--- flow/design.v ---
module alu16_top(clk, valA, valB, aluop, sub, lr, cc, result);
	input clk;
	input [15:0] valA, valB;
	input [3:0] aluop;
	input sub, lr;
	output reg [3:0] cc;
	output reg [15:0] result;
	reg [15:0] a_q, b_q;
	reg [3:0] op_q;
	reg sub_q, lr_q;
	wire [3:0] cc_w;
	wire [15:0] result_w;
	ALU alu(.valA(a_q), .valB(b_q), .aluop(op_q), .sub(sub_q), .lr(lr_q), .cc(cc_w), .result(result_w));
	always @(posedge clk) begin
		a_q <= valA;
		b_q <= valB;
		op_q <= aluop;
		sub_q <= sub;
		lr_q <= lr;
		cc <= cc_w;
		result <= result_w;
	end
endmodule

module PG_Gen(A, B, P, G);
	input A, B;
	output P, G;
	assign P = A ^ B;  
	assign G = A & B;  
endmodule
module black_cell(Pin1, Pin2, Gin1, Gin2, P, G);
	input Pin1, Pin2, Gin1, Gin2;
	output P, G;
	assign P = Pin1 & Pin2;
	assign G = Gin2 | (Pin2 & Gin1);
endmodule
module Carry_Gen(P, G, Cin, Cout);
	input P, G, Cin;
	output Cout;
	assign Cout = G | (P & Cin);
endmodule
module KSA(A, B, Cin, Sum, Cout);
	input [15:0] A, B;
	input Cin;
	output [15:0] Sum;
	output Cout;
	wire [15:0] P_st_1, G_st_1, P_A, G_A, P_B, G_B, P_C, G_C, P_D, G_D, P_E, G_E;
	wire [16:1] Carry;
	PG_Gen PG_Gen0(.A(A[0]), .B(B[0]), .P(P_st_1[0]), .G(G_st_1[0]));
	PG_Gen PG_Gen1(.A(A[1]), .B(B[1]), .P(P_st_1[1]), .G(G_st_1[1]));
	PG_Gen PG_Gen2(.A(A[2]), .B(B[2]), .P(P_st_1[2]), .G(G_st_1[2]));
	PG_Gen PG_Gen3(.A(A[3]), .B(B[3]), .P(P_st_1[3]), .G(G_st_1[3]));
	PG_Gen PG_Gen4(.A(A[4]), .B(B[4]), .P(P_st_1[4]), .G(G_st_1[4]));
	PG_Gen PG_Gen5(.A(A[5]), .B(B[5]), .P(P_st_1[5]), .G(G_st_1[5]));
	PG_Gen PG_Gen6(.A(A[6]), .B(B[6]), .P(P_st_1[6]), .G(G_st_1[6]));
	PG_Gen PG_Gen7(.A(A[7]), .B(B[7]), .P(P_st_1[7]), .G(G_st_1[7]));
	PG_Gen PG_Gen8(.A(A[8]), .B(B[8]), .P(P_st_1[8]), .G(G_st_1[8]));
	PG_Gen PG_Gen9(.A(A[9]), .B(B[9]), .P(P_st_1[9]), .G(G_st_1[9]));
	PG_Gen PG_Gen10(.A(A[10]), .B(B[10]), .P(P_st_1[10]), .G(G_st_1[10]));
	PG_Gen PG_Gen11(.A(A[11]), .B(B[11]), .P(P_st_1[11]), .G(G_st_1[11]));
	PG_Gen PG_Gen12(.A(A[12]), .B(B[12]), .P(P_st_1[12]), .G(G_st_1[12]));
	PG_Gen PG_Gen13(.A(A[13]), .B(B[13]), .P(P_st_1[13]), .G(G_st_1[13]));
	PG_Gen PG_Gen14(.A(A[14]), .B(B[14]), .P(P_st_1[14]), .G(G_st_1[14]));
	PG_Gen PG_Gen15(.A(A[15]), .B(B[15]), .P(P_st_1[15]), .G(G_st_1[15]));
	black_cell BC_A0(.Pin2(P_st_1[0]), .Gin2(G_st_1[0]), .Pin1(1'b0), .Gin1(Cin), .P(P_A[0]), .G(G_A[0]));
	black_cell BC_A1(.Pin2(P_st_1[1]), .Gin2(G_st_1[1]), .Pin1(P_st_1[0]), .Gin1(G_st_1[0]), .P(P_A[1]), .G(G_A[1]));
	black_cell BC_A2(.Pin2(P_st_1[2]), .Gin2(G_st_1[2]), .Pin1(P_st_1[1]), .Gin1(G_st_1[1]), .P(P_A[2]), .G(G_A[2]));
	black_cell BC_A3(.Pin2(P_st_1[3]), .Gin2(G_st_1[3]), .Pin1(P_st_1[2]), .Gin1(G_st_1[2]), .P(P_A[3]), .G(G_A[3]));
	black_cell BC_A4(.Pin2(P_st_1[4]), .Gin2(G_st_1[4]), .Pin1(P_st_1[3]), .Gin1(G_st_1[3]), .P(P_A[4]), .G(G_A[4]));
	black_cell BC_A5(.Pin2(P_st_1[5]), .Gin2(G_st_1[5]), .Pin1(P_st_1[4]), .Gin1(G_st_1[4]), .P(P_A[5]), .G(G_A[5]));
	black_cell BC_A6(.Pin2(P_st_1[6]), .Gin2(G_st_1[6]), .Pin1(P_st_1[5]), .Gin1(G_st_1[5]), .P(P_A[6]), .G(G_A[6]));
	black_cell BC_A7(.Pin2(P_st_1[7]), .Gin2(G_st_1[7]), .Pin1(P_st_1[6]), .Gin1(G_st_1[6]), .P(P_A[7]), .G(G_A[7]));
	black_cell BC_A8(.Pin2(P_st_1[8]), .Gin2(G_st_1[8]), .Pin1(P_st_1[7]), .Gin1(G_st_1[7]), .P(P_A[8]), .G(G_A[8]));
	black_cell BC_A9(.Pin2(P_st_1[9]), .Gin2(G_st_1[9]), .Pin1(P_st_1[8]), .Gin1(G_st_1[8]), .P(P_A[9]), .G(G_A[9]));
	black_cell BC_A10(.Pin2(P_st_1[10]), .Gin2(G_st_1[10]), .Pin1(P_st_1[9]), .Gin1(G_st_1[9]), .P(P_A[10]), .G(G_A[10]));
	black_cell BC_A11(.Pin2(P_st_1[11]), .Gin2(G_st_1[11]), .Pin1(P_st_1[10]), .Gin1(G_st_1[10]), .P(P_A[11]), .G(G_A[11]));
	black_cell BC_A12(.Pin2(P_st_1[12]), .Gin2(G_st_1[12]), .Pin1(P_st_1[11]), .Gin1(G_st_1[11]), .P(P_A[12]), .G(G_A[12]));
	black_cell BC_A13(.Pin2(P_st_1[13]), .Gin2(G_st_1[13]), .Pin1(P_st_1[12]), .Gin1(G_st_1[12]), .P(P_A[13]), .G(G_A[13]));
	black_cell BC_A14(.Pin2(P_st_1[14]), .Gin2(G_st_1[14]), .Pin1(P_st_1[13]), .Gin1(G_st_1[13]), .P(P_A[14]), .G(G_A[14]));
	black_cell BC_A15(.Pin2(P_st_1[15]), .Gin2(G_st_1[15]), .Pin1(P_st_1[14]), .Gin1(G_st_1[14]), .P(P_A[15]), .G(G_A[15]));
	black_cell BC_B1(.Pin2(P_A[1]), .Gin2(G_A[1]), .Pin1(1'b0), .Gin1(Cin), .P(P_B[1]), .G(G_B[1]));
	black_cell BC_B2(.Pin2(P_A[2]), .Gin2(G_A[2]), .Pin1(P_A[0]), .Gin1(G_A[0]), .P(P_B[2]), .G(G_B[2]));
	black_cell BC_B3(.Pin2(P_A[3]), .Gin2(G_A[3]), .Pin1(P_A[1]), .Gin1(G_A[1]), .P(P_B[3]), .G(G_B[3]));
	black_cell BC_B4(.Pin2(P_A[4]), .Gin2(G_A[4]), .Pin1(P_A[2]), .Gin1(G_A[2]), .P(P_B[4]), .G(G_B[4]));
	black_cell BC_B5(.Pin2(P_A[5]), .Gin2(G_A[5]), .Pin1(P_A[3]), .Gin1(G_A[3]), .P(P_B[5]), .G(G_B[5]));
	black_cell BC_B6(.Pin2(P_A[6]), .Gin2(G_A[6]), .Pin1(P_A[4]), .Gin1(G_A[4]), .P(P_B[6]), .G(G_B[6]));
	black_cell BC_B7(.Pin2(P_A[7]), .Gin2(G_A[7]), .Pin1(P_A[5]), .Gin1(G_A[5]), .P(P_B[7]), .G(G_B[7]));
	black_cell BC_B8(.Pin2(P_A[8]), .Gin2(G_A[8]), .Pin1(P_A[6]), .Gin1(G_A[6]), .P(P_B[8]), .G(G_B[8]));
	black_cell BC_B9(.Pin2(P_A[9]), .Gin2(G_A[9]), .Pin1(P_A[7]), .Gin1(G_A[7]), .P(P_B[9]), .G(G_B[9]));
	black_cell BC_B10(.Pin2(P_A[10]), .Gin2(G_A[10]), .Pin1(P_A[8]), .Gin1(G_A[8]), .P(P_B[10]), .G(G_B[10]));
	black_cell BC_B11(.Pin2(P_A[11]), .Gin2(G_A[11]), .Pin1(P_A[9]), .Gin1(G_A[9]), .P(P_B[11]), .G(G_B[11]));
	black_cell BC_B12(.Pin2(P_A[12]), .Gin2(G_A[12]), .Pin1(P_A[10]), .Gin1(G_A[10]), .P(P_B[12]), .G(G_B[12]));
	black_cell BC_B13(.Pin2(P_A[13]), .Gin2(G_A[13]), .Pin1(P_A[11]), .Gin1(G_A[11]), .P(P_B[13]), .G(G_B[13]));
	black_cell BC_B14(.Pin2(P_A[14]), .Gin2(G_A[14]), .Pin1(P_A[12]), .Gin1(G_A[12]), .P(P_B[14]), .G(G_B[14]));
	black_cell BC_B15(.Pin2(P_A[15]), .Gin2(G_A[15]), .Pin1(P_A[13]), .Gin1(G_A[13]), .P(P_B[15]), .G(G_B[15]));
	black_cell BC_C3(.Pin2(P_B[3]), .Gin2(G_B[3]), .Pin1(1'b0), .Gin1(Cin), .P(P_C[3]), .G(G_C[3]));
	black_cell BC_C4(.Pin2(P_B[4]), .Gin2(G_B[4]), .Pin1(P_A[0]), .Gin1(G_A[0]), .P(P_C[4]), .G(G_C[4]));
	black_cell BC_C5(.Pin2(P_B[5]), .Gin2(G_B[5]), .Pin1(P_B[1]), .Gin1(G_B[1]), .P(P_C[5]), .G(G_C[5]));
	black_cell BC_C6(.Pin2(P_B[6]), .Gin2(G_B[6]), .Pin1(P_B[2]), .Gin1(G_B[2]), .P(P_C[6]), .G(G_C[6]));
	black_cell BC_C7(.Pin2(P_B[7]), .Gin2(G_B[7]), .Pin1(P_B[3]), .Gin1(G_B[3]), .P(P_C[7]), .G(G_C[7]));
	black_cell BC_C8(.Pin2(P_B[8]), .Gin2(G_B[8]), .Pin1(P_B[4]), .Gin1(G_B[4]), .P(P_C[8]), .G(G_C[8]));
	black_cell BC_C9(.Pin2(P_B[9]), .Gin2(G_B[9]), .Pin1(P_B[5]), .Gin1(G_B[5]), .P(P_C[9]), .G(G_C[9]));
	black_cell BC_C10(.Pin2(P_B[10]), .Gin2(G_B[10]), .Pin1(P_B[6]), .Gin1(G_B[6]), .P(P_C[10]), .G(G_C[10]));
	black_cell BC_C11(.Pin2(P_B[11]), .Gin2(G_B[11]), .Pin1(P_B[7]), .Gin1(G_B[7]), .P(P_C[11]), .G(G_C[11]));
	black_cell BC_C12(.Pin2(P_B[12]), .Gin2(G_B[12]), .Pin1(P_B[8]), .Gin1(G_B[8]), .P(P_C[12]), .G(G_C[12]));
	black_cell BC_C13(.Pin2(P_B[13]), .Gin2(G_B[13]), .Pin1(P_B[9]), .Gin1(G_B[9]), .P(P_C[13]), .G(G_C[13]));
	black_cell BC_C14(.Pin2(P_B[14]), .Gin2(G_B[14]), .Pin1(P_B[10]), .Gin1(G_B[10]), .P(P_C[14]), .G(G_C[14]));
	black_cell BC_C15(.Pin2(P_B[15]), .Gin2(G_B[15]), .Pin1(P_B[11]), .Gin1(G_B[11]), .P(P_C[15]), .G(G_C[15]));
	black_cell BC_D7(.Pin2(P_C[7]), .Gin2(G_C[7]), .Pin1(1'b0), .Gin1(Cin), .P(P_D[7]), .G(G_D[7]));
	black_cell BC_D8(.Pin2(P_C[8]), .Gin2(G_C[8]), .Pin1(P_A[0]), .Gin1(G_A[0]), .P(P_D[8]), .G(G_D[8]));
	black_cell BC_D9(.Pin2(P_C[9]), .Gin2(G_C[9]), .Pin1(P_B[1]), .Gin1(G_B[1]), .P(P_D[9]), .G(G_D[9]));
	black_cell BC_D10(.Pin2(P_C[10]), .Gin2(G_C[10]), .Pin1(P_B[2]), .Gin1(G_B[2]), .P(P_D[10]), .G(G_D[10]));
	black_cell BC_D11(.Pin2(P_C[11]), .Gin2(G_C[11]), .Pin1(P_C[3]), .Gin1(G_C[3]), .P(P_D[11]), .G(G_D[11]));
	black_cell BC_D12(.Pin2(P_C[12]), .Gin2(G_C[12]), .Pin1(P_C[4]), .Gin1(G_C[4]), .P(P_D[12]), .G(G_D[12]));
	black_cell BC_D13(.Pin2(P_C[13]), .Gin2(G_C[13]), .Pin1(P_C[5]), .Gin1(G_C[5]), .P(P_D[13]), .G(G_D[13]));
	black_cell BC_D14(.Pin2(P_C[14]), .Gin2(G_C[14]), .Pin1(P_C[6]), .Gin1(G_C[6]), .P(P_D[14]), .G(G_D[14]));
	black_cell BC_D15(.Pin2(P_C[15]), .Gin2(G_C[15]), .Pin1(P_C[7]), .Gin1(G_C[7]), .P(P_D[15]), .G(G_D[15]));
	black_cell BC_E15(.Pin2(P_D[15]), .Gin2(G_D[15]), .Pin1(1'b0), .Gin1(Cin), .P(P_E[15]), .G(G_E[15]));
	Carry_Gen carry_1(.P(P_A[0]), .G(G_A[0]), .Cin(Cin), .Cout(Carry[1]));
	Carry_Gen carry_2(.P(P_B[1]), .G(G_B[1]), .Cin(Cin), .Cout(Carry[2]));
	Carry_Gen carry_3(.P(P_B[2]), .G(G_B[2]), .Cin(Cin), .Cout(Carry[3]));
	Carry_Gen carry_4(.P(P_C[3]), .G(G_C[3]), .Cin(Cin), .Cout(Carry[4]));
	Carry_Gen carry_5(.P(P_C[4]), .G(G_C[4]), .Cin(Cin), .Cout(Carry[5]));
	Carry_Gen carry_6(.P(P_C[5]), .G(G_C[5]), .Cin(Cin), .Cout(Carry[6]));
	Carry_Gen carry_7(.P(P_C[6]), .G(G_C[6]), .Cin(Cin), .Cout(Carry[7]));
	Carry_Gen carry_8(.P(P_D[7]), .G(G_D[7]), .Cin(Cin), .Cout(Carry[8]));
	Carry_Gen carry_9(.P(P_D[8]), .G(G_D[8]), .Cin(Cin), .Cout(Carry[9]));
	Carry_Gen carry_10(.P(P_D[9]), .G(G_D[9]), .Cin(Cin), .Cout(Carry[10]));
	Carry_Gen carry_11(.P(P_D[10]), .G(G_D[10]), .Cin(Cin), .Cout(Carry[11]));
	Carry_Gen carry_12(.P(P_D[11]), .G(G_D[11]), .Cin(Cin), .Cout(Carry[12]));
	Carry_Gen carry_13(.P(P_D[12]), .G(G_D[12]), .Cin(Cin), .Cout(Carry[13]));
	Carry_Gen carry_14(.P(P_D[13]), .G(G_D[13]), .Cin(Cin), .Cout(Carry[14]));
	Carry_Gen carry_15(.P(P_D[14]), .G(G_D[14]), .Cin(Cin), .Cout(Carry[15]));
	Carry_Gen carry_16(.P(P_D[15]), .G(G_D[15]), .Cin(Cin), .Cout(Carry[16]));
	assign Sum[0] = Cin ^ P_st_1[0];
	assign Sum[1] = Carry[1] ^ P_st_1[1];
	assign Sum[2] = Carry[2] ^ P_st_1[2];
	assign Sum[3] = Carry[3] ^ P_st_1[3];
	assign Sum[4] = Carry[4] ^ P_st_1[4];
	assign Sum[5] = Carry[5] ^ P_st_1[5];
	assign Sum[6] = Carry[6] ^ P_st_1[6];
	assign Sum[7] = Carry[7] ^ P_st_1[7];
	assign Sum[8] = Carry[8] ^ P_st_1[8];
	assign Sum[9] = Carry[9] ^ P_st_1[9];
	assign Sum[10] = Carry[10] ^ P_st_1[10];
	assign Sum[11] = Carry[11] ^ P_st_1[11];
	assign Sum[12] = Carry[12] ^ P_st_1[12];
	assign Sum[13] = Carry[13] ^ P_st_1[13];
	assign Sum[14] = Carry[14] ^ P_st_1[14];
	assign Sum[15] = Carry[15] ^ P_st_1[15];
	assign Cout = Carry[16];
endmodule
module Shifter(shift, lr, in, out);
	input [3:0] shift;
	input lr;
	input [15:0] in;
	output [15:0] out;
	wire [15:0] st1, st2, st3;
	assign st1 = shift[0]? (lr? {in[14:0], 1'b0}:{in[15], in[15:1]}) : in[15:0];
	assign st2 = shift[1]? (lr? {st1[13:0], 2'b00}:{st1[15], st1[15], st1[15:2]}) : st1[15:0];
	assign st3 = shift[2]? (lr? {st2[11:0], 4'b0000}:{st2[15], st2[15], st2[15], st2[15], st2[15:4]}) : st2[15:0];
	assign out = shift[3]? 
	(lr? {st3[7:0], 8'b00000000}:{st3[15], st3[15], st3[15], st3[15], st3[15], st3[15], st3[15], st3[15], st3[15:8]}) : st3[15:0];
endmodule
module LShifter(shift, lr, in, out);
	input [3:0] shift;
	input lr;
	input [15:0] in;
	output [15:0] out;
	wire [15:0] st1, st2, st3;
	assign st1 = shift[0]? (lr? {in[14:0], 1'b0}:{1'b0, in[15:1]}) : in[15:0];
	assign st2 = shift[1]? (lr? {st1[13:0], 2'b00}:{2'b00, st1[15:2]}) : st1[15:0];
	assign st3 = shift[2]? (lr? {st2[11:0], 4'b0000}:{4'b0000, st2[15:4]}) : st2[15:0];
	assign out = shift[3]? 
	(lr? {st3[7:0], 8'b00000000}:{8'b00000000, st3[15:8]}) : st3[15:0];
endmodule
module Rotator(shift, lr, in, out);
	input [3:0] shift;
	input lr;
	input [15:0] in;
	output [15:0] out;
	wire [15:0] st1, st2, st3;
	assign st1 = shift[0]? (lr? {in[14:0], in[15]}:{in[0], in[15:1]}) : in[15:0];
	assign st2 = shift[1]? (lr? {st1[13:0], st1[15:14]}:{st1[1:0], st1[15:2]}) : st1[15:0];
	assign st3 = shift[2]? (lr? {st2[11:0], st2[15:12]}:{st2[3:0], st2[15:4]}) : st2[15:0];
	assign out = shift[3]? (lr? {st3[7:0], st3[15:8]}:{st3[7:0], st3[15:8]}) : st3[15:0];
endmodule
module ALU(valA, valB, aluop, sub, lr, cc, result);
	input [15:0] valA;
	input [15:0] valB;
	input [3:0] aluop;  
	input sub;  
	input lr;  
	output [3:0] cc;  
	output [15:0] result;
	wire [15:0] and16b, or16b, not16b, xor16b, ashift_out, lshift_out, rotate_out, add_out, svalB, result;  
	wire shift_co, add_co;
	wire [3:0] cc;
	wire N, Z, C, V;  
	assign and16b = valA & valB;
	assign or16b = valA | valB;
	assign not16b = ~valA;
	assign xor16b = valA ^ valB;
	Shifter arith_shifter(.shift(valB[3:0]), .lr(lr), .in(valA), .out(ashift_out));  
	LShifter logic_shifter(.shift(valB[3:0]), .lr(lr), .in(valA), .out(lshift_out));  
	Rotator rotator(.shift(valB[3:0]), .lr(lr), .in(valA), .out(rotate_out));
	assign svalB = sub ? ~valB : valB;
	KSA ksadder(.A(valA), .B(svalB), .Cin(sub), .Sum(add_out), .Cout(add_co));
	assign result = 
		(aluop == 4'b0000) ? add_out :  
		(aluop == 4'b0001) ? ashift_out :  
		(aluop == 4'b0010) ? lshift_out :  
		(aluop == 4'b0011) ? rotate_out :  
		(aluop == 4'b0100) ? and16b :  
		(aluop == 4'b0101) ? or16b :  
		(aluop == 4'b0110) ? not16b :  
		(aluop == 4'b0111) ? xor16b :  
		16'b0;  
	assign N = result[15];  
	assign Z = ~|result;  
	assign C = (aluop == 4'b0000) & add_co;  
	assign V = ((aluop == 4'b0001) | (aluop == 4'b0010) | (aluop == 4'b0011)) ? 
					lr & (valA > result) : 1'b0;
	assign cc = {N, Z, C, V};
endmodule
--- flow/run.sh ---
#!/bin/bash
# the make line also repeats each setting of config.mk as NAME=value (left out here)
make -C /OpenROAD-flow-scripts/flow DESIGN_CONFIG=/design/flow/config.mk WORK_HOME=/design/flow/orfs CLKGATE_MAP_FILE= finish
--- flow/config.mk ---
export PLATFORM = sky130hd
export DESIGN_NAME = alu16_top
export DESIGN_NICKNAME = alu16_top
export VERILOG_FILES = /design/flow/design.v
export SDC_FILE = /design/flow/constraint.sdc
export NUM_CORES = 4
export LEC_CHECK = 0
export CAP_MARGIN = 20
export CORE_MARGIN = 2
export CORE_UTILIZATION = 71
export CTS_CLUSTER_DIAMETER = 29
export CTS_CLUSTER_SIZE = 38
export PLACE_DENSITY_LB_ADDON = 0.27
export SETUP_SLACK_MARGIN = -0.27
export SLEW_MARGIN = 20
export TNS_END_PERCENT = 5
--- flow/constraint.sdc ---
create_clock -name core_clock -period 3.82 [get_ports {clk}]
set_input_delay 0.7640 -clock core_clock [delete_from_list [all_inputs] [get_ports {clk}]]
set_output_delay 0.7640 -clock core_clock [all_outputs]
set_load 0.01 [all_outputs]
==> impl_metrics.xml, run 1 <==
<?xml version="1.0" encoding="UTF-8"?>
<metrics>
  <group name="synth">
    <metric name="post_synth_inst_count" unit="">854</metric>
    <metric name="ys.flops" unit="">57</metric>
    <metric name="synth-area-yosys" unit="um^2">6720</metric>
    <metric name="synth.comb.largest_family" unit="">AND-OR/OR-AND gates</metric>
    <metric name="syn_nets" unit="">957</metric>
    <metric name="cell_accounting_for_the_most_synthesized_area" unit="">sky130_fd_sc_hd__dfxtp_1</metric>
    <metric name="yosys-top-cells-count" unit="">sky130_fd_sc_hd__a21oi_1 (67), sky130_fd_sc_hd__ha_1 (64), sky130_fd_sc_hd__nor2_1 (64)</metric>
    <metric name="post_synth_ao_oa_area_fraction" unit="">0.293</metric>
    <metric name="synth_cell_types" unit="">84</metric>
    <metric name="simple_gate_share" unit="">0.166</metric>
    <metric name="synth.yosys.num_cells" unit="">854</metric>
    <metric name="fa_ha_maj_area_frac" unit="">0.119</metric>
    <metric name="seq_area_frac_synth" unit="">0.170</metric>
    <metric name="enable_flop_cells" unit="">0</metric>
    <metric name="mappedNetlistArea" unit="um^2">6720</metric>
    <metric name="yosysTopAreaCellShare" unit="">0.170</metric>
    <metric name="topCellsByArea" unit="">sky130_fd_sc_hd__dfxtp_1 (17%), sky130_fd_sc_hd__ha_1 (12%), sky130_fd_sc_hd__mux2i_1 (6.3%)</metric>
    <metric name="synthMostInstantiatedCell" unit="">sky130_fd_sc_hd__a21oi_1</metric>
    <metric name="xor_and_xnor_area_share_after_synthesis" unit="">0.0365</metric>
    <metric name="synthFlopType" unit="">sky130_fd_sc_hd__dfxtp_1</metric>
    <metric name="mux_area_frac" unit="">0.120</metric>
    <metric name="async_flop_share" unit="">0</metric>
    <metric name="synth.avg_cell_area" unit="um^2">7.87</metric>
    <metric name="synth_warnings" unit="">1</metric>
  </group>
  <group name="floorplanning">
    <metric name="die_h" unit="um">101</metric>
    <metric name="chip_area" unit="um^2">10300</metric>
    <metric name="fp.dieW" unit="um">101</metric>
    <metric name="ioPinCount" unit="">59</metric>
    <metric name="initial_core_util" unit="">0.731</metric>
    <metric name="num_rows" unit="">35</metric>
    <metric name="core_area" unit="um^2">9200</metric>
  </group>
  <group name="place">
    <metric name="port_buffers" unit="">58</metric>
    <metric name="place_ws" unit="ps">-377</metric>
    <metric name="place_inst" unit="">1114</metric>
    <metric name="gp_routability_congestion" unit="">1.34</metric>
    <metric name="post_dp_cell_area" unit="um^2">8350</metric>
    <metric name="dp.final_hpwl" unit="mm">23.6</metric>
  </group>
  <group name="clock_tree">
    <metric name="cts_inserted_buffers" unit="">9</metric>
    <metric name="cts.path.max_buffers" unit="">2</metric>
    <metric name="htreeDepth" unit="">3</metric>
    <metric name="postCtsHoldBufs" unit="">0</metric>
    <metric name="cts_sinks" unit="">57</metric>
    <metric name="cts-root-buf" unit="">sky130_fd_sc_hd__clkbuf_8</metric>
  </group>
  <group name="run_status">
    <metric name="exit_stage" unit="">5_1_grt</metric>
    <metric name="run_status" unit="">stopped before the end</metric>
    <metric name="flow.first_error" unit="">[ERROR GRT-0116] Global routing finished with congestion. Check the congestion regions in the DRC Viewer.</metric>
  </group>
  <group name="grt">
    <metric name="gr-usage-all-layers" unit="">0.941</metric>
    <metric name="grt_overflow" unit="">533</metric>
  </group>
</metrics>
[timing repair]
action | in CTS
setup endpoints to repair | 1
pin swaps | 12
resized | 49
buffers inserted | 1
endpoints found under the hold margin | 0
gates cloned | 1
[per-layer routing]
metal,global-route usage,GRT overflow
met1,0.879,22
met2,1.12,316
met3,0.796,24
met4,1.04,166
met5,0.558,5
[through the flow]
stage	total power [uW]	hold WS [ps]
4_1_cts	2520	818
3_3_place_gp	1710	765
2_1_floorplan	1310	650
3_5_place_dp	1800	824
==> run 2, diff against run 1 <==
- CORE_MARGIN: 2 -> 3
- CORE_UTILIZATION: 71 -> 69
- CTS_CLUSTER_DIAMETER: 29 -> unset
- CTS_CLUSTER_SIZE: 38 -> unset
- HOLD_SLACK_MARGIN: unset -> 0.25
- MAX_ROUTING_LAYER: unset -> met4
- PLACE_DENSITY_LB_ADDON: 0.27 -> 0.19
- SETUP_SLACK_MARGIN: -0.27 -> unset
- TNS_END_PERCENT: 5 -> unset
- clock period: 3.82 -> 3.9 ns (I/O delays scaled with it)
==> run 2 against run 1 <==
The run again fails in 5_1_grt. Synthesized cell count stayed put. Synthesized area stayed put. Die area is 6.8% higher.
==> impl_metrics.xml, run 2 <==
<?xml version="1.0" encoding="UTF-8"?>
<metrics>
  <group name="synth">
    <metric name="cell_accounting_for_the_most_synthesized_area" unit="">sky130_fd_sc_hd__dfxtp_1</metric>
    <metric name="mappedNetlistArea" unit="um^2">6720</metric>
    <metric name="synth-area-yosys" unit="um^2">6720</metric>
    <metric name="mux_area_frac" unit="">0.120</metric>
    <metric name="synth.avg_cell_area" unit="um^2">7.87</metric>
    <metric name="yosys-top-cells-count" unit="">sky130_fd_sc_hd__a21oi_1 (67), sky130_fd_sc_hd__ha_1 (64), sky130_fd_sc_hd__nor2_1 (64)</metric>
    <metric name="synth.comb.largest_family" unit="">AND-OR/OR-AND gates</metric>
    <metric name="synthMostInstantiatedCell" unit="">sky130_fd_sc_hd__a21oi_1</metric>
    <metric name="synth_warnings" unit="">1</metric>
    <metric name="fa_ha_maj_area_frac" unit="">0.119</metric>
    <metric name="topCellsByArea" unit="">sky130_fd_sc_hd__dfxtp_1 (17%), sky130_fd_sc_hd__ha_1 (12%), sky130_fd_sc_hd__mux2i_1 (6.3%)</metric>
    <metric name="ys.flops" unit="">57</metric>
    <metric name="synth.yosys.num_cells" unit="">854</metric>
    <metric name="post_synth_inst_count" unit="">854</metric>
    <metric name="enable_flop_cells" unit="">0</metric>
    <metric name="post_synth_ao_oa_area_fraction" unit="">0.293</metric>
    <metric name="xor_and_xnor_area_share_after_synthesis" unit="">0.0365</metric>
    <metric name="seq_area_frac_synth" unit="">0.170</metric>
    <metric name="simple_gate_share" unit="">0.166</metric>
    <metric name="yosysTopAreaCellShare" unit="">0.170</metric>
    <metric name="syn_nets" unit="">957</metric>
    <metric name="async_flop_share" unit="">0</metric>
    <metric name="synth_cell_types" unit="">84</metric>
    <metric name="synthFlopType" unit="">sky130_fd_sc_hd__dfxtp_1</metric>
  </group>
  <group name="grt">
    <metric name="gr-usage-all-layers" unit="">0.702</metric>
    <metric name="grt_overflow" unit="">18</metric>
  </group>
  <group name="floorplanning">
    <metric name="num_rows" unit="">35</metric>
    <metric name="core_area" unit="um^2">9370</metric>
    <metric name="ioPinCount" unit="">59</metric>
    <metric name="fp.dieW" unit="um">105</metric>
    <metric name="chip_area" unit="um^2">11000</metric>
    <metric name="initial_core_util" unit="">0.717</metric>
    <metric name="die_h" unit="um">105</metric>
  </group>
  <group name="place">
    <metric name="gp_routability_congestion" unit="">1.35</metric>
    <metric name="post_dp_cell_area" unit="um^2">8080</metric>
    <metric name="place_ws" unit="ps">-219</metric>
    <metric name="dp.final_hpwl" unit="mm">21.0</metric>
    <metric name="port_buffers" unit="">58</metric>
    <metric name="place_inst" unit="">1094</metric>
  </group>
  <group name="clock_tree">
    <metric name="cts-root-buf" unit="">sky130_fd_sc_hd__clkbuf_8</metric>
    <metric name="cts_inserted_buffers" unit="">9</metric>
    <metric name="cts.path.max_buffers" unit="">2</metric>
    <metric name="postCtsHoldBufs" unit="">0</metric>
    <metric name="cts_sinks" unit="">57</metric>
    <metric name="htreeDepth" unit="">3</metric>
  </group>
  <group name="run_status">
    <metric name="run_status" unit="">stopped before the end</metric>
    <metric name="flow.first_error" unit="">[ERROR GRT-0116] Global routing finished with congestion. Check the congestion regions in the DRC Viewer.</metric>
    <metric name="exit_stage" unit="">5_1_grt</metric>
  </group>
</metrics>
## run 2: per-layer routing
metal / GRT overflow / global-route usage
met1: 0 / 0.675
met2: 4 / 0.878
met3: 2 / 0.539
met4: 12 / 0.662
met5: - / -
## run 2: timing repair
item                                    4_1_cts
pin swaps                                    16
setup buffers                                13
endpoints found under the setup margin        1
endpoints found under the hold margin         0
gates resized                                28
## run 2: metrics by stage
step / setup TNS, ps / hold WS (ps) / power [uW]
3_5_place_dp: -219 / 827 / 1710
3_3_place_gp: 0 / 771 / 1650
4_1_cts: 0 / 843 / 2420
2_1_floorplan: 0 / 650 / 1290
==> run 3, diff against run 2 <==
- ABC_AREA: unset -> 1
- CORE_ASPECT_RATIO: unset -> 0.97
- CORE_MARGIN: 3 -> 2
- CORE_UTILIZATION: 69 -> 58
- CTS_CLUSTER_SIZE: unset -> 17
- GPL_ROUTABILITY_DRIVEN: unset -> 1
- HOLD_SLACK_MARGIN: 0.25 -> unset
- MAX_ROUTING_LAYER: met4 -> unset
- MIN_ROUTING_LAYER: unset -> met1
- PLACE_DENSITY_LB_ADDON: 0.19 -> unset
- clock period: 3.9 -> 2.87 ns (I/O delays scaled with it)
==> run 3 against run 2 <==
The layout now fails its checks (negative setup slack). Die area increased by 2.1%. Synthesized area is 11% lower. Synthesized cell count grew 14%.
==> impl_metrics.xml, run 3 <==
<?xml version="1.0" encoding="UTF-8"?>
<metrics>
  <group name="floorplanning">
    <metric name="num_rows" unit="">36</metric>
    <metric name="fp.dieW" unit="um">107</metric>
    <metric name="chip_area" unit="um^2">11200</metric>
    <metric name="initial_core_util" unit="">0.596</metric>
    <metric name="core_area" unit="um^2">10100</metric>
    <metric name="ioPinCount" unit="">59</metric>
    <metric name="die_h" unit="um">104</metric>
  </group>
  <group name="power">
    <metric name="combinationalPower" unit="uW">1690</metric>
    <metric name="power-per-cell-area" unit="nW/um^2">383</metric>
    <metric name="clock_power_share" unit="">0.201</metric>
    <metric name="switching_power" unit="uW">1400</metric>
    <metric name="p_int" unit="uW">1860</metric>
    <metric name="comb_power_share" unit="">0.519</metric>
    <metric name="power_frac_seq" unit="">0.280</metric>
    <metric name="irDropWorstVdd" unit="mV">0.444</metric>
    <metric name="clock_power" unit="uW">656</metric>
    <metric name="overall_power" unit="uW">3270</metric>
    <metric name="power.switching_fraction" unit="">0.429</metric>
    <metric name="seq-power" unit="uW">916</metric>
    <metric name="power.group.top" unit="">combinational logic</metric>
    <metric name="power_leakage" unit="uW">0.00446</metric>
  </group>
  <group name="place">
    <metric name="dp.final_hpwl" unit="mm">18.1</metric>
    <metric name="port_buffers" unit="">58</metric>
    <metric name="place_ws" unit="ps">-603</metric>
    <metric name="place_inst" unit="">1269</metric>
    <metric name="gp_routability_congestion" unit="">1.06</metric>
  </group>
  <group name="run_status">
    <metric name="run_status" unit="">finished with violations</metric>
    <metric name="so_faults" unit="">negative setup slack</metric>
  </group>
  <group name="critical_path">
    <metric name="logic_depth_of_the_worst_path_buffers_included" unit="">15</metric>
    <metric name="cp.buffers_inverters" unit="">2</metric>
    <metric name="required" unit="ps">3130</metric>
    <metric name="crit_fanout" unit="">5</metric>
    <metric name="critical_path_arrival" unit="ps">3730</metric>
    <metric name="r2r_setup_slack" unit="ps">-610</metric>
    <metric name="timing_worst_setup_path_type" unit="">flip-flop to flip-flop</metric>
    <metric name="critPathCapture" unit="">cc[0]</metric>
    <metric name="rr_endpoint" unit="">cc[0]</metric>
    <metric name="max_stage_delay" unit="ps">420</metric>
    <metric name="worstReg2RegStart" unit="">sub_q</metric>
    <metric name="worst_setup_startpoint" unit="">sub_q</metric>
    <metric name="critical_path.cell_chain" unit="">clkbuf_16 &gt; xor2_1 &gt; ha_1 &gt; nand2_1 &gt; nor2_1 &gt; inv_2 &gt; o41ai_4 &gt; o21ai_2 &gt; a21oi_4 &gt; nor2_2 &gt; ha_1 &gt; nand4_1 &gt; nor2_2 &gt; o21ai_2 &gt; a2111oi_2</metric>
    <metric name="critical_path.slowest_cell" unit="">sky130_fd_sc_hd__o41ai_4</metric>
    <metric name="timing.critical_path.max_delay_family" unit="">AND-OR/OR-AND gates</metric>
    <metric name="startpoint_type" unit="">flip-flop</metric>
    <metric name="worstRegToRegCells" unit="">15</metric>
    <metric name="setup.worst_path.end_class" unit="">flip-flop</metric>
  </group>
  <group name="synth">
    <metric name="yosysTopAreaCellShare" unit="">0.192</metric>
    <metric name="fa_ha_maj_area_frac" unit="">0.133</metric>
    <metric name="syn_nets" unit="">1078</metric>
    <metric name="mux_area_frac" unit="">0</metric>
    <metric name="synth_warnings" unit="">1</metric>
    <metric name="simple_gate_share" unit="">0.424</metric>
    <metric name="post_synth_ao_oa_area_fraction" unit="">0.121</metric>
    <metric name="synth-area-yosys" unit="um^2">6010</metric>
    <metric name="async_flop_share" unit="">0</metric>
    <metric name="topCellsByArea" unit="">sky130_fd_sc_hd__nand2_1 (19%), sky130_fd_sc_hd__dfxtp_1 (19%), sky130_fd_sc_hd__ha_1 (13%)</metric>
    <metric name="synth.yosys.num_cells" unit="">975</metric>
    <metric name="synthMostInstantiatedCell" unit="">sky130_fd_sc_hd__nand2_1</metric>
    <metric name="ys.flops" unit="">57</metric>
    <metric name="cell_accounting_for_the_most_synthesized_area" unit="">sky130_fd_sc_hd__nand2_1</metric>
    <metric name="xor_and_xnor_area_share_after_synthesis" unit="">0.0233</metric>
    <metric name="synthFlopType" unit="">sky130_fd_sc_hd__dfxtp_1</metric>
    <metric name="enable_flop_cells" unit="">0</metric>
    <metric name="synth.avg_cell_area" unit="um^2">6.16</metric>
    <metric name="post_synth_inst_count" unit="">975</metric>
    <metric name="yosys-top-cells-count" unit="">sky130_fd_sc_hd__nand2_1 (307), sky130_fd_sc_hd__nand3_1 (119), sky130_fd_sc_hd__inv_1 (105)</metric>
    <metric name="seq_area_frac_synth" unit="">0.190</metric>
    <metric name="synth_cell_types" unit="">41</metric>
    <metric name="mappedNetlistArea" unit="um^2">6010</metric>
    <metric name="synth.comb.largest_family" unit="">simple AND/OR/NAND/NOR gates</metric>
  </group>
  <group name="sta">
    <metric name="worstMarginPinSlew" unit="ps">514</metric>
    <metric name="finalCriticalPeriod" unit="ps">3480</metric>
    <metric name="finalClockSkew" unit="ps">28.1</metric>
    <metric name="fmax" unit="GHz">0.288</metric>
    <metric name="total_of_endpoints_with_negative_setup_slack_in_the_final_report" unit="">3</metric>
    <metric name="worst_slack" unit="ps">-606</metric>
    <metric name="finalHoldViolCount" unit="">0</metric>
    <metric name="timing.final.max_slew_violations" unit="">0</metric>
    <metric name="rsz_0062_raised_after_global_routing" unit="">true</metric>
    <metric name="final_min_period_over_clock_period" unit="">1.21</metric>
    <metric name="relSlewSlack" unit="">0.654</metric>
  </group>
  <group name="finish">
    <metric name="final_nets" unit="">1279</metric>
    <metric name="combGateArea" unit="um^2">4630</metric>
    <metric name="fillerInstances" unit="">568</metric>
    <metric name="layout-area-overhead-vs-synth" unit="%">41.7</metric>
    <metric name="final_core_density" unit="">0.844</metric>
    <metric name="regArea" unit="um^2">1150</metric>
    <metric name="finalNonFillerCells" unit="">1312</metric>
  </group>
  <group name="flow_run">
    <metric name="log.warning_count" unit="">48</metric>
    <metric name="drv_cap" unit="">0</metric>
  </group>
  <group name="clock_tree">
    <metric name="cts_inserted_buffers" unit="">9</metric>
    <metric name="cts.path.max_buffers" unit="">2</metric>
    <metric name="cts_sinks" unit="">57</metric>
    <metric name="cts-root-buf" unit="">sky130_fd_sc_hd__clkbuf_8</metric>
    <metric name="htreeDepth" unit="">3</metric>
    <metric name="worst_skew_pair.late_latency" unit="ps">390</metric>
    <metric name="cts_tree" unit="">yes</metric>
    <metric name="path_clk_slew" unit="ps">90</metric>
  </group>
  <group name="grt">
    <metric name="grt_pass1_wl" unit="mm">38.8</metric>
    <metric name="grt_pass1_vias" unit="">7664</metric>
    <metric name="gr-usage-all-layers" unit="">0.450</metric>
    <metric name="grt_max_degree" unit="">31</metric>
    <metric name="grt_overflow" unit="">0</metric>
    <metric name="initial_antenna_violation_count" unit="">0</metric>
  </group>
  <group name="hold_path">
    <metric name="min-delay-path-class" unit="">input port to flip-flop</metric>
    <metric name="worst_hold_path.endpoint" unit="">b_q[3]</metric>
    <metric name="whs_path_depth" unit="">1</metric>
    <metric name="worst_hold_startpoint" unit="">valB[3]</metric>
  </group>
  <group name="drt">
    <metric name="drt_first_iter_violations" unit="">1501</metric>
    <metric name="diodes" unit="">0</metric>
    <metric name="drcViolationCount" unit="">0</metric>
    <metric name="ant_nets" unit="">0</metric>
    <metric name="avgRoutedWirePerCell" unit="um">22.0</metric>
    <metric name="drt_wl_total" unit="mm">28.8</metric>
    <metric name="avgViaCountPerCell" unit="">6.52</metric>
    <metric name="vias" unit="">8557</metric>
    <metric name="drt_pre_antenna_iters" unit="">12</metric>
  </group>
</metrics>
-- run 3: routing by layer --
metal  share of wire  track usage  wire length, um
met1            0.33        0.525             9520
met2            0.41        0.688            11800
met3            0.15        0.145             4300
met4            0.11        0.320             3170
met5               0            0                0
-- run 3: metrics by stage --
stage | TNS, ps | hold slack [ps] | cell area, um^2
floorplan | -64.3 | 542 | 6060
global placement | -320 | 701 | 7690
detailed placement | -603 | 725 | 7690
CTS | -377 | 625 | 8080
global route | -1520 | 624 | 8520
finish | -1140 | 614 | 8520
-- run 3: what timing repair did --
item,CTS,global route
gates cloned,0,1
setup buffers,18,10
endpoints found under the setup margin,1,3
gates resized,32,90
hold endpoints to repair,0,0
hold buffers,0,0
pin swaps,16,46
-- run 3: layout make-up --
cell class              count  area share
multi-input cells         761       0.544
inverters                 117      0.0521
clock buffers              10      0.0150
flip-flops and latches     57       0.135
clock inverters             4     0.00264
repair buffers            230       0.232
well taps                 133      0.0195
==> run 4, diff against run 3 <==
- ABC_AREA: 1 -> unset
- CELL_PAD_IN_SITES_GLOBAL_PLACEMENT: unset -> 2
- CORE_ASPECT_RATIO: 0.97 -> 1.79
- CORE_UTILIZATION: 58 -> 40
- CTS_CLUSTER_DIAMETER: unset -> 393
- CTS_CLUSTER_SIZE: 17 -> 98
- GPL_ROUTABILITY_DRIVEN: 1 -> unset
- MIN_ROUTING_LAYER: met1 -> unset
- SETUP_SLACK_MARGIN: unset -> -0.44
- clock period: 2.87 -> 4.7 ns (I/O delays scaled with it)
==> run 4 against run 3 <==
The run now finishes clean. Sequential power shrank 38%. Clock skew is 18 ps lower. Critical path depth grew 5. Synthesized cell count fell by 12%. Clock-buffer cell count up 1. Fmax shrank 22%. Register-to-register slack improved by 850 ps. Setup slack improved by 850 ps. Power is 36% lower.
==> impl_metrics.xml, run 4 <==
<?xml version="1.0" encoding="UTF-8"?>
<metrics>
  <group name="sta">
    <metric name="finalCriticalPeriod" unit="ps">4460</metric>
    <metric name="setup_tns" unit="ps">0</metric>
    <metric name="timing.final.max_slew_violations" unit="">0</metric>
    <metric name="relSlewSlack" unit="">0.527</metric>
    <metric name="fmax" unit="GHz">0.224</metric>
    <metric name="total_of_endpoints_with_negative_setup_slack_in_the_final_report" unit="">0</metric>
    <metric name="final_min_period_over_clock_period" unit="">0.948</metric>
    <metric name="worstMarginPinSlew" unit="ps">692</metric>
    <metric name="finalClockSkew" unit="ps">10.5</metric>
    <metric name="finalHoldViolCount" unit="">0</metric>
  </group>
  <group name="place">
    <metric name="port_buffers" unit="">58</metric>
    <metric name="gp_routability_congestion" unit="">1.02</metric>
    <metric name="place_inst" unit="">1109</metric>
    <metric name="post_dp_cell_area" unit="um^2">7730</metric>
    <metric name="dp.final_hpwl" unit="mm">25.1</metric>
  </group>
  <group name="power">
    <metric name="power-per-cell-area" unit="nW/um^2">259</metric>
    <metric name="clock_power" unit="uW">670</metric>
    <metric name="power.switching_fraction" unit="">0.387</metric>
    <metric name="irDropWorstVdd" unit="mV">0.207</metric>
    <metric name="power_frac_seq" unit="">0.275</metric>
    <metric name="seq-power" unit="uW">572</metric>
    <metric name="combinationalPower" unit="uW">838</metric>
    <metric name="switching_power" unit="uW">805</metric>
    <metric name="comb_power_share" unit="">0.403</metric>
    <metric name="power.group.top" unit="">combinational logic</metric>
    <metric name="p_int" unit="uW">1280</metric>
    <metric name="clock_power_share" unit="">0.322</metric>
    <metric name="power_leakage" unit="uW">0.00340</metric>
  </group>
  <group name="drt">
    <metric name="drcViolationCount" unit="">0</metric>
    <metric name="vias" unit="">7426</metric>
    <metric name="avgViaCountPerCell" unit="">6.60</metric>
    <metric name="drt_first_iter_violations" unit="">536</metric>
    <metric name="drt_pre_antenna_iters" unit="">8</metric>
    <metric name="drt_wl_total" unit="mm">31.4</metric>
    <metric name="ant_nets" unit="">0</metric>
    <metric name="avgRoutedWirePerCell" unit="um">27.9</metric>
    <metric name="diodes" unit="">0</metric>
  </group>
  <group name="run_status">
    <metric name="run_status" unit="">finished clean</metric>
  </group>
  <group name="critical_path">
    <metric name="timing_worst_setup_path_type" unit="">flip-flop to flip-flop</metric>
    <metric name="max_stage_delay" unit="ps">620</metric>
    <metric name="worst_setup_startpoint" unit="">sub_q</metric>
    <metric name="worstRegToRegCells" unit="">20</metric>
    <metric name="critPathCapture" unit="">cc[0]</metric>
    <metric name="crit_fanout" unit="">10</metric>
    <metric name="r2r_setup_slack" unit="ps">240</metric>
    <metric name="cp.buffers_inverters" unit="">2</metric>
    <metric name="critical_path.slowest_cell" unit="">sky130_fd_sc_hd__dfxtp_1</metric>
    <metric name="critical_path_arrival" unit="ps">4680</metric>
    <metric name="setup.worst_path.end_class" unit="">flip-flop</metric>
    <metric name="rr_endpoint" unit="">cc[0]</metric>
    <metric name="logic_depth_of_the_worst_path_buffers_included" unit="">20</metric>
    <metric name="critPathMostFrequentCell" unit="">sky130_fd_sc_hd__a21oi_1</metric>
    <metric name="required" unit="ps">4920</metric>
    <metric name="critical_path.cell_chain" unit="">xor2_1 &gt; ha_1 &gt; a21oi_1 &gt; o221ai_1 &gt; buf_4 &gt; a311oi_1 &gt; xnor2_1 &gt; a21oi_1 &gt; a21oi_1 &gt; inv_1 &gt; ha_1 &gt; a21o_1 &gt; a21oi_1 &gt; nor2b_1 &gt; o21ai_0 &gt; nand2b_1 &gt; a21oi_1 &gt; o21ai_0 &gt; a211oi_1 &gt; nor2_1</metric>
    <metric name="timing.critical_path.max_delay_family" unit="">AND-OR/OR-AND gates</metric>
    <metric name="startpoint_type" unit="">flip-flop</metric>
    <metric name="worstReg2RegStart" unit="">sub_q</metric>
  </group>
  <group name="clock_tree">
    <metric name="postCtsHoldBufs" unit="">0</metric>
    <metric name="cts_inserted_buffers" unit="">9</metric>
    <metric name="worst_skew_pair.late_latency" unit="ps">350</metric>
    <metric name="cts.path.max_buffers" unit="">2</metric>
    <metric name="ctsResizeCount" unit="">0</metric>
    <metric name="cts-root-buf" unit="">sky130_fd_sc_hd__clkbuf_16</metric>
    <metric name="path_clk_slew" unit="ps">60</metric>
    <metric name="cts_sinks" unit="">57</metric>
    <metric name="postCtsSetupBuffers" unit="">0</metric>
    <metric name="cts_tree" unit="">yes</metric>
    <metric name="htreeDepth" unit="">3</metric>
  </group>
  <group name="synth">
    <metric name="mux_area_frac" unit="">0.120</metric>
    <metric name="post_synth_inst_count" unit="">854</metric>
    <metric name="synth.yosys.num_cells" unit="">854</metric>
    <metric name="xor_and_xnor_area_share_after_synthesis" unit="">0.0365</metric>
    <metric name="topCellsByArea" unit="">sky130_fd_sc_hd__dfxtp_1 (17%), sky130_fd_sc_hd__ha_1 (12%), sky130_fd_sc_hd__mux2i_1 (6.3%)</metric>
    <metric name="synth.comb.largest_family" unit="">AND-OR/OR-AND gates</metric>
    <metric name="synth.avg_cell_area" unit="um^2">7.87</metric>
    <metric name="yosys-top-cells-count" unit="">sky130_fd_sc_hd__a21oi_1 (67), sky130_fd_sc_hd__ha_1 (64), sky130_fd_sc_hd__nor2_1 (64)</metric>
    <metric name="synthMostInstantiatedCell" unit="">sky130_fd_sc_hd__a21oi_1</metric>
    <metric name="synthFlopType" unit="">sky130_fd_sc_hd__dfxtp_1</metric>
    <metric name="syn_nets" unit="">957</metric>
    <metric name="ys.flops" unit="">57</metric>
    <metric name="cell_accounting_for_the_most_synthesized_area" unit="">sky130_fd_sc_hd__dfxtp_1</metric>
    <metric name="synth_cell_types" unit="">84</metric>
    <metric name="synth_warnings" unit="">1</metric>
    <metric name="enable_flop_cells" unit="">0</metric>
    <metric name="fa_ha_maj_area_frac" unit="">0.119</metric>
    <metric name="simple_gate_share" unit="">0.166</metric>
    <metric name="synth-area-yosys" unit="um^2">6720</metric>
    <metric name="yosysTopAreaCellShare" unit="">0.170</metric>
    <metric name="mappedNetlistArea" unit="um^2">6720</metric>
    <metric name="post_synth_ao_oa_area_fraction" unit="">0.293</metric>
    <metric name="seq_area_frac_synth" unit="">0.170</metric>
    <metric name="async_flop_share" unit="">0</metric>
  </group>
  <group name="grt">
    <metric name="grt_pass1_vias" unit="">7442</metric>
    <metric name="grt_max_degree" unit="">36</metric>
    <metric name="initial_antenna_violation_count" unit="">0</metric>
    <metric name="gr-usage-all-layers" unit="">0.356</metric>
    <metric name="grt_pass1_wl" unit="mm">46.3</metric>
    <metric name="grt_overflow" unit="">0</metric>
  </group>
  <group name="finish">
    <metric name="finalNonFillerCells" unit="">1125</metric>
    <metric name="final_nets" unit="">1028</metric>
    <metric name="fillerInstances" unit="">1657</metric>
    <metric name="layout-area-overhead-vs-synth" unit="%">19.5</metric>
    <metric name="finalInstanceArea" unit="um^2">8030</metric>
  </group>
  <group name="flow_run">
    <metric name="drv_cap" unit="">0</metric>
    <metric name="log.warning_count" unit="">44</metric>
  </group>
  <group name="floorplanning">
    <metric name="chip_area" unit="um^2">17900</metric>
    <metric name="ioPinCount" unit="">59</metric>
    <metric name="initial_core_util" unit="">0.408</metric>
    <metric name="core_area" unit="um^2">16500</metric>
    <metric name="num_rows" unit="">63</metric>
    <metric name="fp.dieW" unit="um">101</metric>
    <metric name="die_h" unit="um">177</metric>
  </group>
  <group name="hold_path">
    <metric name="whs_path_depth" unit="">4</metric>
    <metric name="worst_hold_startpoint" unit="">b_q[15]</metric>
    <metric name="min-delay-path-class" unit="">flip-flop to flip-flop</metric>
    <metric name="worst_hold_path.endpoint" unit="">cc[1]</metric>
  </group>
</metrics>
[run 4: stage by stage]
step                      utilization  worst slack (ps)  hold slack (ps)  power, uW
after floorplan                     -               514              650       1070
after global placement          0.469               344              812       1390
after detailed placement        0.469               333              838       1400
after CTS                       0.488               302              861       2080
after global routing            0.488              -112              923       2170
final                           0.488               243              839       2080
[run 4: layer usage]
layer	vias to the layer above	GRT usage	routed length, um
met5	-	0	0
met4	0	0.287	3040
li1	3316	-	-
met1	3564	0.385	11000
met3	137	0.0347	1700
met2	409	0.615	15600
[run 4: final cells by class]
class	count	area (um^2)	area share
inverter	65	244	0.0304
timing repair buffer	133	1160	0.144
sequential	57	1150	0.143
clock buffer	11	264	0.0329
multi-input combinational	659	4940	0.614
clock inverter	5	42.5	0.00530
tap	195	244	0.0304
==> run 5, diff against run 4 <==
- CELL_PAD_IN_SITES_GLOBAL_PLACEMENT: 2 -> unset
- CORE_ASPECT_RATIO: 1.79 -> unset
- CORE_UTILIZATION: 40 -> 58
- CTS_CLUSTER_DIAMETER: 393 -> unset
- CTS_CLUSTER_SIZE: 98 -> unset
- SETUP_SLACK_MARGIN: -0.44 -> unset
- TNS_END_PERCENT: unset -> 5
- clock period: 4.7 -> 3.82 ns (I/O delays scaled with it)
==> run 5 against run 4 <==
Now fails the layout checks on negative setup slack. Die area is 30% lower. Critical endpoint unchanged. Non-clock buffer count rose by 83. Largest cell class unchanged. Setup slack got worse by 310 ps.
==> impl_metrics.xml, run 5 <==
<?xml version="1.0" encoding="UTF-8"?>
<metrics>
  <group name="synth">
    <metric name="ys.flops" unit="">57</metric>
    <metric name="synth.avg_cell_area" unit="um^2">7.87</metric>
    <metric name="seq_area_frac_synth" unit="">0.170</metric>
    <metric name="enable_flop_cells" unit="">0</metric>
    <metric name="simple_gate_share" unit="">0.166</metric>
    <metric name="post_synth_ao_oa_area_fraction" unit="">0.293</metric>
    <metric name="cell_accounting_for_the_most_synthesized_area" unit="">sky130_fd_sc_hd__dfxtp_1</metric>
    <metric name="xor_and_xnor_area_share_after_synthesis" unit="">0.0365</metric>
    <metric name="synth.yosys.num_cells" unit="">854</metric>
    <metric name="synth_warnings" unit="">1</metric>
    <metric name="yosys-top-cells-count" unit="">sky130_fd_sc_hd__a21oi_1 (67), sky130_fd_sc_hd__ha_1 (64), sky130_fd_sc_hd__nor2_1 (64)</metric>
    <metric name="synthMostInstantiatedCell" unit="">sky130_fd_sc_hd__a21oi_1</metric>
    <metric name="synth_cell_types" unit="">84</metric>
    <metric name="async_flop_share" unit="">0</metric>
    <metric name="mux_area_frac" unit="">0.120</metric>
    <metric name="synth.comb.largest_family" unit="">AND-OR/OR-AND gates</metric>
    <metric name="synthFlopType" unit="">sky130_fd_sc_hd__dfxtp_1</metric>
    <metric name="topCellsByArea" unit="">sky130_fd_sc_hd__dfxtp_1 (17%), sky130_fd_sc_hd__ha_1 (12%), sky130_fd_sc_hd__mux2i_1 (6.3%)</metric>
    <metric name="post_synth_inst_count" unit="">854</metric>
    <metric name="fa_ha_maj_area_frac" unit="">0.119</metric>
    <metric name="mappedNetlistArea" unit="um^2">6720</metric>
    <metric name="yosysTopAreaCellShare" unit="">0.170</metric>
    <metric name="syn_nets" unit="">957</metric>
    <metric name="synth-area-yosys" unit="um^2">6720</metric>
  </group>
  <group name="hold_path">
    <metric name="worst_hold_path.endpoint" unit="">cc[1]</metric>
    <metric name="min-delay-path-class" unit="">flip-flop to flip-flop</metric>
    <metric name="worst_hold_startpoint" unit="">b_q[15]</metric>
    <metric name="whs_path_depth" unit="">4</metric>
  </group>
  <group name="critical_path">
    <metric name="worstReg2RegStart" unit="">b_q[0]</metric>
    <metric name="startpoint_type" unit="">flip-flop</metric>
    <metric name="critical_path.cell_chain" unit="">clkbuf_16 &gt; buf_4 &gt; clkbuf_16 &gt; nand2b_1 &gt; a32oi_2 &gt; nand2_2 &gt; o311a_1 &gt; a32oi_2 &gt; inv_1 &gt; ha_4 &gt; a21o_1 &gt; a211o_1 &gt; a21o_1 &gt; a21o_1 &gt; a21oi_2 &gt; o21ai_2 &gt; a211oi_2 &gt; nor2_1</metric>
    <metric name="logic_depth_of_the_worst_path_buffers_included" unit="">18</metric>
    <metric name="required" unit="ps">4060</metric>
    <metric name="timing_worst_setup_path_type" unit="">flip-flop to flip-flop</metric>
    <metric name="crit_fanout" unit="">17</metric>
    <metric name="worst_setup_startpoint" unit="">b_q[0]</metric>
    <metric name="cp.buffers_inverters" unit="">4</metric>
    <metric name="setup.worst_path.end_class" unit="">flip-flop</metric>
    <metric name="critPathCapture" unit="">cc[0]</metric>
    <metric name="max_stage_delay" unit="ps">390</metric>
    <metric name="critPathMostFrequentCell" unit="">sky130_fd_sc_hd__a21o_1</metric>
    <metric name="rr_endpoint" unit="">cc[0]</metric>
    <metric name="worstRegToRegCells" unit="">18</metric>
    <metric name="timing.critical_path.max_delay_family" unit="">AND-OR/OR-AND gates</metric>
    <metric name="critical_path.slowest_cell" unit="">sky130_fd_sc_hd__dfxtp_4</metric>
    <metric name="r2r_setup_slack" unit="ps">-70</metric>
    <metric name="critical_path_arrival" unit="ps">4130</metric>
  </group>
  <group name="sta">
    <metric name="finalHoldViolCount" unit="">0</metric>
    <metric name="final_min_period_over_clock_period" unit="">1.02</metric>
    <metric name="relSlewSlack" unit="">0.555</metric>
    <metric name="worst_slack" unit="ps">-69.0</metric>
    <metric name="total_of_endpoints_with_negative_setup_slack_in_the_final_report" unit="">1</metric>
    <metric name="timing.final.max_slew_violations" unit="">0</metric>
    <metric name="finalClockSkew" unit="ps">10.7</metric>
    <metric name="fmax" unit="GHz">0.257</metric>
    <metric name="finalCriticalPeriod" unit="ps">3890</metric>
    <metric name="worstMarginPinSlew" unit="ps">651</metric>
    <metric name="rsz_0062_raised_after_global_routing" unit="">true</metric>
  </group>
  <group name="power">
    <metric name="power_leakage" unit="uW">0.00388</metric>
    <metric name="irDropWorstVdd" unit="mV">0.343</metric>
    <metric name="power_frac_seq" unit="">0.248</metric>
    <metric name="clock_power_share" unit="">0.311</metric>
    <metric name="seq-power" unit="uW">682</metric>
    <metric name="p_int" unit="uW">1750</metric>
    <metric name="switching_power" unit="uW">1000</metric>
    <metric name="overall_power" unit="uW">2750</metric>
    <metric name="combinationalPower" unit="uW">1210</metric>
    <metric name="power.group.top" unit="">combinational logic</metric>
    <metric name="power.switching_fraction" unit="">0.364</metric>
    <metric name="power-per-cell-area" unit="nW/um^2">305</metric>
    <metric name="clock_power" unit="uW">855</metric>
    <metric name="comb_power_share" unit="">0.440</metric>
  </group>
  <group name="place">
    <metric name="dp.final_hpwl" unit="mm">20.9</metric>
    <metric name="place_ws" unit="ps">-181</metric>
    <metric name="gp_routability_congestion" unit="">1.24</metric>
    <metric name="port_buffers" unit="">58</metric>
  </group>
  <group name="drt">
    <metric name="drt_first_iter_violations" unit="">1370</metric>
    <metric name="vias" unit="">8094</metric>
    <metric name="ant_nets" unit="">0</metric>
    <metric name="drt_wl_total" unit="mm">28.4</metric>
    <metric name="diodes" unit="">0</metric>
    <metric name="avgViaCountPerCell" unit="">7.00</metric>
    <metric name="drt_pre_antenna_iters" unit="">7</metric>
    <metric name="avgRoutedWirePerCell" unit="um">24.5</metric>
    <metric name="drcViolationCount" unit="">0</metric>
  </group>
  <group name="clock_tree">
    <metric name="cts_tree" unit="">yes</metric>
    <metric name="cts-root-buf" unit="">sky130_fd_sc_hd__clkbuf_16</metric>
    <metric name="cts_sinks" unit="">57</metric>
    <metric name="htreeDepth" unit="">3</metric>
    <metric name="path_clk_slew" unit="ps">50</metric>
    <metric name="postCtsHoldBufs" unit="">0</metric>
    <metric name="cts.path.max_buffers" unit="">2</metric>
    <metric name="worst_skew_pair.late_latency" unit="ps">350</metric>
    <metric name="cts_inserted_buffers" unit="">9</metric>
  </group>
  <group name="flow_run">
    <metric name="log.warning_count" unit="">46</metric>
    <metric name="drv_cap" unit="">0</metric>
  </group>
  <group name="floorplanning">
    <metric name="core_area" unit="um^2">11400</metric>
    <metric name="fp.dieW" unit="um">112</metric>
    <metric name="ioPinCount" unit="">59</metric>
    <metric name="num_rows" unit="">39</metric>
    <metric name="chip_area" unit="um^2">12500</metric>
    <metric name="initial_core_util" unit="">0.591</metric>
    <metric name="die_h" unit="um">112</metric>
  </group>
  <group name="run_status">
    <metric name="so_faults" unit="">negative setup slack</metric>
    <metric name="run_status" unit="">finished with violations</metric>
  </group>
  <group name="finish">
    <metric name="layout-area-overhead-vs-synth" unit="%">34.2</metric>
    <metric name="final_nets" unit="">1111</metric>
  </group>
  <group name="grt">
    <metric name="grt_max_degree" unit="">36</metric>
    <metric name="gr-usage-all-layers" unit="">0.432</metric>
    <metric name="grt_pass1_vias" unit="">7645</metric>
    <metric name="initial_antenna_violation_count" unit="">0</metric>
    <metric name="grt_overflow" unit="">0</metric>
    <metric name="grt_pass1_wl" unit="mm">42.0</metric>
  </group>
</metrics>
## run 5: what timing repair did
item,in CTS,in global routing
pin swaps,1,26
resized,15,48
endpoints found under the hold margin,0,0
cloned,0,3
setup endpoints to repair,1,1
setup buffers,1,13
## run 5: final cells by class
cell class / count / area (um^2)
multi-input cells: 659 / 5210
fillers: 801 / 2350
repair buffers: 216 / 1900
flip-flops and latches: 57 / 1160
clock buffers: 12 / 268
inverters: 65 / 244
well taps: 143 / 179
clock inverters: 4 / 48.8
## run 5: layer usage
layer,GRT usage,wire (um),vias up
li1,-,-,3488
met1,0.543,10300,3661
met2,0.643,11600,725
met3,0.140,4040,220
met4,0.267,2510,0
met5,0,0,-
## run 5: per-stage QoR
| step | setup TNS, ps | util | cells | cell area, um^2 | hold slack (ps) |
|---|---|---|---|---|---|
| 3_5_place_dp | -181 | 0.726 | 1123 | 8250 | 787 |
| 4_1_cts | 0 | 0.759 | 1140 | 8630 | 830 |
| 6_report | -69.0 | 0.793 | 1156 | 9020 | 837 |
| 5_1_grt | -227 | 0.793 | 1156 | 9020 | 853 |
| 2_1_floorplan | -7.92 | - | 854 | 6790 | 665 |
| 3_3_place_gp | -39.7 | 0.726 | 1123 | 8250 | 805 |
==> run 6, diff against run 5 <==
- CAP_MARGIN: 20 -> 40
- CORE_UTILIZATION: 58 -> 70
- CTS_CLUSTER_DIAMETER: unset -> 246
- CTS_CLUSTER_SIZE: unset -> 18
- HOLD_SLACK_MARGIN: unset -> -0.08
- PLACE_DENSITY: unset -> 0.69
- TNS_END_PERCENT: 5 -> unset
- clock period: 3.82 -> 2.27 ns (I/O delays scaled with it)
==> run 6 against run 5 <==
The flow now stops in 3_5_place_dp. Die area decreased by 17%. Synthesized cell count unchanged. Synthesized area unchanged.
==> impl_metrics.xml, run 6 <==
<?xml version="1.0" encoding="UTF-8"?>
<metrics>
  <group name="floorplanning">
    <metric name="die_h" unit="um">102</metric>
    <metric name="ioPinCount" unit="">59</metric>
    <metric name="initial_core_util" unit="">0.724</metric>
    <metric name="chip_area" unit="um^2">10400</metric>
    <metric name="fp.dieW" unit="um">102</metric>
    <metric name="num_rows" unit="">35</metric>
    <metric name="core_area" unit="um^2">9280</metric>
  </group>
  <group name="run_status">
    <metric name="run_status" unit="">stopped before the end</metric>
    <metric name="exit_stage" unit="">3_5_place_dp</metric>
    <metric name="flow.first_error" unit="">[ERROR DPL-0038] Utilization greater than 100%, impossible to legalize</metric>
  </group>
  <group name="place">
    <metric name="port_buffers" unit="">58</metric>
    <metric name="gp_routability_congestion" unit="">1.33</metric>
  </group>
  <group name="synth">
    <metric name="cell_accounting_for_the_most_synthesized_area" unit="">sky130_fd_sc_hd__dfxtp_1</metric>
    <metric name="post_synth_ao_oa_area_fraction" unit="">0.293</metric>
    <metric name="enable_flop_cells" unit="">0</metric>
    <metric name="seq_area_frac_synth" unit="">0.170</metric>
    <metric name="synth.yosys.num_cells" unit="">854</metric>
    <metric name="xor_and_xnor_area_share_after_synthesis" unit="">0.0365</metric>
    <metric name="synth-area-yosys" unit="um^2">6720</metric>
    <metric name="simple_gate_share" unit="">0.166</metric>
    <metric name="synth.comb.largest_family" unit="">AND-OR/OR-AND gates</metric>
    <metric name="synth_warnings" unit="">1</metric>
    <metric name="synthMostInstantiatedCell" unit="">sky130_fd_sc_hd__a21oi_1</metric>
    <metric name="yosysTopAreaCellShare" unit="">0.170</metric>
    <metric name="synthFlopType" unit="">sky130_fd_sc_hd__dfxtp_1</metric>
    <metric name="topCellsByArea" unit="">sky130_fd_sc_hd__dfxtp_1 (17%), sky130_fd_sc_hd__ha_1 (12%), sky130_fd_sc_hd__mux2i_1 (6.3%)</metric>
    <metric name="post_synth_inst_count" unit="">854</metric>
    <metric name="async_flop_share" unit="">0</metric>
    <metric name="synth_cell_types" unit="">84</metric>
    <metric name="yosys-top-cells-count" unit="">sky130_fd_sc_hd__a21oi_1 (67), sky130_fd_sc_hd__ha_1 (64), sky130_fd_sc_hd__nor2_1 (64)</metric>
    <metric name="synth.avg_cell_area" unit="um^2">7.87</metric>
    <metric name="ys.flops" unit="">57</metric>
    <metric name="mux_area_frac" unit="">0.120</metric>
    <metric name="fa_ha_maj_area_frac" unit="">0.119</metric>
    <metric name="syn_nets" unit="">957</metric>
    <metric name="mappedNetlistArea" unit="um^2">6720</metric>
  </group>
</metrics>
==> run 6: through the flow <==
step	cells	setup TNS, ps
floorplan	854	-4200
global placement	1258	-8010
Power and IR drop assume default switching activity.
